Design bnn_layer0, start of the top module:
module bnn_layer0 (
    input  wire        clk,
    input  wire        reset_n,
    input  wire        i_run,
    output wire        o_idle,
    output wire        o_done,
    output wire [6:0]  addr_input,
    output wire        ce_input,
    input  wire [27:0] q_input,
    output wire [1:0]  addr_weight,
    output wire        ce_weight,
    input  wire [26:0] q_weight,
    output wire [6:0]  addr_output,
    output wire        we_output,
    output wire [25:0] d_output
);
wire        w_read, w_write;
wire        w_we_input, w_we_weight, w_ce_output, w_we_output;
wire [27:0] w_d_input;
wire [26:0] w_d_weight;
bnn_layer #(
    .CNT_BIT         (31),
    .IN_MEM_DWIDTH   (28),
    .IN_MEM_AWIDTH   (7),
    .IN_MEM_DEPTH    (84),
    .WEGT_MEM_DWIDTH (27),
    .WEGT_MEM_AWIDTH (2),
    .WEGT_MEM_DEPTH  (3),
    .OUT_MEM_DWIDTH  (26),
    .OUT_MEM_AWIDTH  (7),
    .OUT_MEM_DEPTH   (78),
    .WEGT_WIDTH      (3),
    .IN_DATA_WIDTH   (28),
    .STRIDE          (1),
    .IN_CHANNEL      (3),
    .OUT_CHANNEL     (3)
) u_bnn_layer (
    .clk         (clk),
    .reset_n     (reset_n),
    .i_run       (i_run),
    .i_num_cnt   (31'd84),
    .o_idle      (o_idle),
    .o_read      (w_read),
    .o_write     (w_write),
    .o_done      (o_done),
    .addr_input  (addr_input),
    .ce_input    (ce_input),
    .we_input    (w_we_input),
    .q_input     (q_input),
  ...
Size: ~1500 flip-flops, roughly 110 I/O pins.
==> flow/config.mk <==
export PLATFORM = sky130hd
export DESIGN_NAME = bnn_layer0
export DESIGN_NICKNAME = bnn_layer0
export VERILOG_FILES = /design/flow/design.v
export SDC_FILE = /design/flow/constraint.sdc
export NUM_CORES = 4
export LEC_CHECK = 0
export CAP_MARGIN = 20
export CELL_PAD_IN_SITES_GLOBAL_PLACEMENT = 0
export CORE_ASPECT_RATIO = 0.95
export CORE_MARGIN = 2
export CORE_UTILIZATION = 72
export CTS_CLUSTER_DIAMETER = 96
export CTS_CLUSTER_SIZE = 13
export PLACE_DENSITY_LB_ADDON = 0.2
export SETUP_SLACK_MARGIN = 0.66
export SLEW_MARGIN = 20
export TNS_END_PERCENT = 75
==> flow/constraint.sdc <==
create_clock -name core_clock -period 5.12 [get_ports {clk}]
set_input_delay 1.0240 -clock core_clock [delete_from_list [all_inputs] [get_ports {clk}]]
set_output_delay 1.0240 -clock core_clock [all_outputs]
set_load 0.01 [all_outputs]
run.sh (not shown) runs the stock make flow with config.mk's settings and CLKGATE_MAP_FILE=.
The first run produced a layout that fails on setup timing.
Edit:
CELL_PAD_IN_SITES_GLOBAL_PLACEMENT = default   (was 0)
CORE_ASPECT_RATIO = default   (was 0.95)
CORE_UTILIZATION = 68   (was 72)
CTS_CLUSTER_DIAMETER = default   (was 96)
CTS_CLUSTER_SIZE = default   (was 13)
PLACE_DENSITY = 0.6   (was default)
PLACE_DENSITY_LB_ADDON = default   (was 0.2)
SETUP_SLACK_MARGIN = default   (was 0.66)
TNS_END_PERCENT = default   (was 75)
clock period = 9.2 ns   (was 5.12 ns; I/O delays follow)
Effect:
- The new run completed without violations
- global-route usage decreases by 2.2 points
- non-clock buffer count decreases by 50
- total power decreases by well over a third
- design area hardly moves
- final cell count increases slightly
- first-iteration DRC count decreases by a few percent
- maximum frequency decreases by a few percent
- area after synthesis stays the same
- synthesized cell count is unchanged
Edit:
CORE_UTILIZATION = 40   (was 68)
clock period = 6.0 ns   (was 9.2 ns; I/O delays follow)
=> Total power increases by 57%; utilization decreases by 30 points; count of clock-buffer cells in the layout rises by 30; maximum frequency decreases by 1.9%.
Edit:
CAP_MARGIN = 0   (was 20)
CORE_UTILIZATION = 72   (was 40)
CTS_CLUSTER_DIAMETER = 97   (was default)
CTS_CLUSTER_SIZE = 20   (was default)
PLACE_DENSITY = 0.92   (was 0.6)
SETUP_SLACK_MARGIN = 0.65   (was default)
SLEW_MARGIN = 5   (was 20)
clock period = 4.66 ns   (was 6.0 ns; I/O delays follow)
Result:
- With this change the flow ran to the end with violations: setup timing
- synthesized cell count is unchanged
- total power hardly moves
- global-route usage rises by 19 points
- design area falls by 2.9%
- via count rises by 15%
- maximum frequency rises by 1.4%
- clock power falls by 28%
- clock skew is about the same
- routed wire length rises by 13%
- utilization rises by 34 points
- synthesized area is unchanged
Edit:
CAP_MARGIN = 20   (was 0)
CORE_ASPECT_RATIO = 0.81   (was default)
CORE_UTILIZATION = 40   (was 72)
CTS_CLUSTER_DIAMETER = default   (was 97)
CTS_CLUSTER_SIZE = default   (was 20)
PLACE_DENSITY = default   (was 0.92)
SETUP_SLACK_MARGIN = default   (was 0.65)
SLEW_MARGIN = 20   (was 5)
TNS_END_PERCENT = 60   (was default)
clock period = 3.81 ns   (was 4.66 ns; I/O delays follow)
Effect: The changed run completed and failed the layout checks on setup timing; non-clock buffer count grows by 126; register-to-register slack got worse by 670 ps; via count shrinks by 10%.

========
Starting RTL as in the previous note.
Settings: LEC_CHECK=0, ABC_AREA=1, CAP_MARGIN=30, CELL_PAD_IN_SITES_GLOBAL_PLACEMENT=0, CORE_ASPECT_RATIO=1.67, CORE_MARGIN=2, CORE_UTILIZATION=52, CTS_CLUSTER_DIAMETER=130, MAX_ROUTING_LAYER=met5, MIN_ROUTING_LAYER=met1, PLACE_DENSITY_LB_ADDON=0.28, SLEW_MARGIN=20; clock period 7.78 ns.
Edit:
==> flow/config.mk (replaced) <==
export PLATFORM = sky130hd
export DESIGN_NAME = bnn_layer0
export DESIGN_NICKNAME = bnn_layer0
export VERILOG_FILES = /design/flow/design.v
export SDC_FILE = /design/flow/constraint.sdc
export NUM_CORES = 4
export LEC_CHECK = 0
export ABC_AREA = 1
export CAP_MARGIN = 15
export CORE_MARGIN = 2
export CORE_UTILIZATION = 72
export CTS_CLUSTER_DIAMETER = 372
export CTS_CLUSTER_SIZE = 10
export HOLD_SLACK_MARGIN = -0.08
export PLACE_DENSITY = 0.6
export SLEW_MARGIN = 20
==> flow/constraint.sdc (replaced) <==
create_clock -name core_clock -period 2.63 [get_ports {clk}]
set_input_delay 0.5260 -clock core_clock [delete_from_list [all_inputs] [get_ports {clk}]]
set_output_delay 0.5260 -clock core_clock [all_outputs]
set_load 0.01 [all_outputs]
=> The new run finished but fails on negative setup slack. Cell count goes down by 1.8%. Utilization goes up by 24 points. Via count goes up by 7.6%.
Edit:
--- a/flow/config.mk
+++ b/flow/config.mk
@@ -8,2 +8,3 @@
-export ABC_AREA = 1
-export CAP_MARGIN = 15
+export CAP_MARGIN = 0
+export CELL_PAD_IN_SITES_GLOBAL_PLACEMENT = 0
+export CORE_ASPECT_RATIO = 0.72
@@ -12,4 +13,4 @@
-export CTS_CLUSTER_DIAMETER = 372
-export CTS_CLUSTER_SIZE = 10
-export HOLD_SLACK_MARGIN = -0.08
-export PLACE_DENSITY = 0.6
+export CTS_CLUSTER_DIAMETER = 191
+export CTS_CLUSTER_SIZE = 14
+export PLACE_DENSITY = 0.65
+export SETUP_SLACK_MARGIN = 1.35
@@ -16,0 +18 @@
+export TNS_END_PERCENT = 100
==> flow/constraint.sdc (replaced) <==
create_clock -name core_clock -period 5.14 [get_ports {clk}]
set_input_delay 1.0280 -clock core_clock [delete_from_list [all_inputs] [get_ports {clk}]]
set_output_delay 1.0280 -clock core_clock [all_outputs]
set_load 0.01 [all_outputs]
Effect: The new run finished with negative setup slack left; total power is lower by about 80%; hold slack degrades by 0.13 ns; sequential share of layout area increases by 2.1 points.
Edit:
==> flow/config.mk (replaced) <==
export PLATFORM = sky130hd
export DESIGN_NAME = bnn_layer0
export DESIGN_NICKNAME = bnn_layer0
export VERILOG_FILES = /design/flow/design.v
export SDC_FILE = /design/flow/constraint.sdc
export NUM_CORES = 4
export LEC_CHECK = 0
export CAP_MARGIN = 20
export CORE_MARGIN = 2
export CORE_UTILIZATION = 72
export PLACE_DENSITY = 0.6
export SETUP_SLACK_MARGIN = 0.62
export SLEW_MARGIN = 20
==> flow/constraint.sdc (replaced) <==
create_clock -name core_clock -period 5.65 [get_ports {clk}]
set_input_delay 1.1300 -clock core_clock [delete_from_list [all_inputs] [get_ports {clk}]]
set_output_delay 1.1300 -clock core_clock [all_outputs]
set_load 0.01 [all_outputs]
=>
- The new run finished clean
- area after synthesis stays the same
- clock power goes up by 28%
- cell area is higher by 1.3%
- clock-buffer cell count is higher by 87
- combinational power goes down by 11%
- sequential power came out lower by about 9%
- via count barely changes
Edit:
--- a/flow/config.mk
+++ b/flow/config.mk
@@ -10 +10 @@
-export CORE_UTILIZATION = 72
+export CORE_UTILIZATION = 12
@@ -12 +11,0 @@
-export SETUP_SLACK_MARGIN = 0.62
==> flow/constraint.sdc (replaced) <==
create_clock -name core_clock -period 9.2 [get_ports {clk}]
set_input_delay 1.8400 -clock core_clock [delete_from_list [all_inputs] [get_ports {clk}]]
set_output_delay 1.8400 -clock core_clock [all_outputs]
set_load 0.01 [all_outputs]
- The changed run completed without violations
- area after synthesis does not change
- worst hold slack is better by 0.092 ns
- die area came out higher to 5.9 times its value
Edit:
--- a/flow/config.mk
+++ b/flow/config.mk
@@ -8 +8 @@
-export CAP_MARGIN = 20
+export CAP_MARGIN = 35
@@ -10,3 +10,6 @@
-export CORE_UTILIZATION = 12
-export PLACE_DENSITY = 0.6
-export SLEW_MARGIN = 20
+export CORE_UTILIZATION = 72
+export CTS_CLUSTER_DIAMETER = 97
+export CTS_CLUSTER_SIZE = 20
+export PLACE_DENSITY = 0.64
+export SETUP_SLACK_MARGIN = -0.39
+export SLEW_MARGIN = 5
==> flow/constraint.sdc (replaced) <==
create_clock -name core_clock -period 4.34 [get_ports {clk}]
set_input_delay 0.8680 -clock core_clock [delete_from_list [all_inputs] [get_ports {clk}]]
set_output_delay 0.8680 -clock core_clock [all_outputs]
set_load 0.01 [all_outputs]
What happened:
- Now the flow produced a layout that fails on negative setup slack
- die area decreases by 83%
- area after synthesis stays the same
- count of clock-buffer cells in the layout drops by 83
- global-route usage came out higher by 28 points
- worst hold slack is worse by 0.33 ns
Power figures rest on the tool's default switching activity, not on a simulated workload.
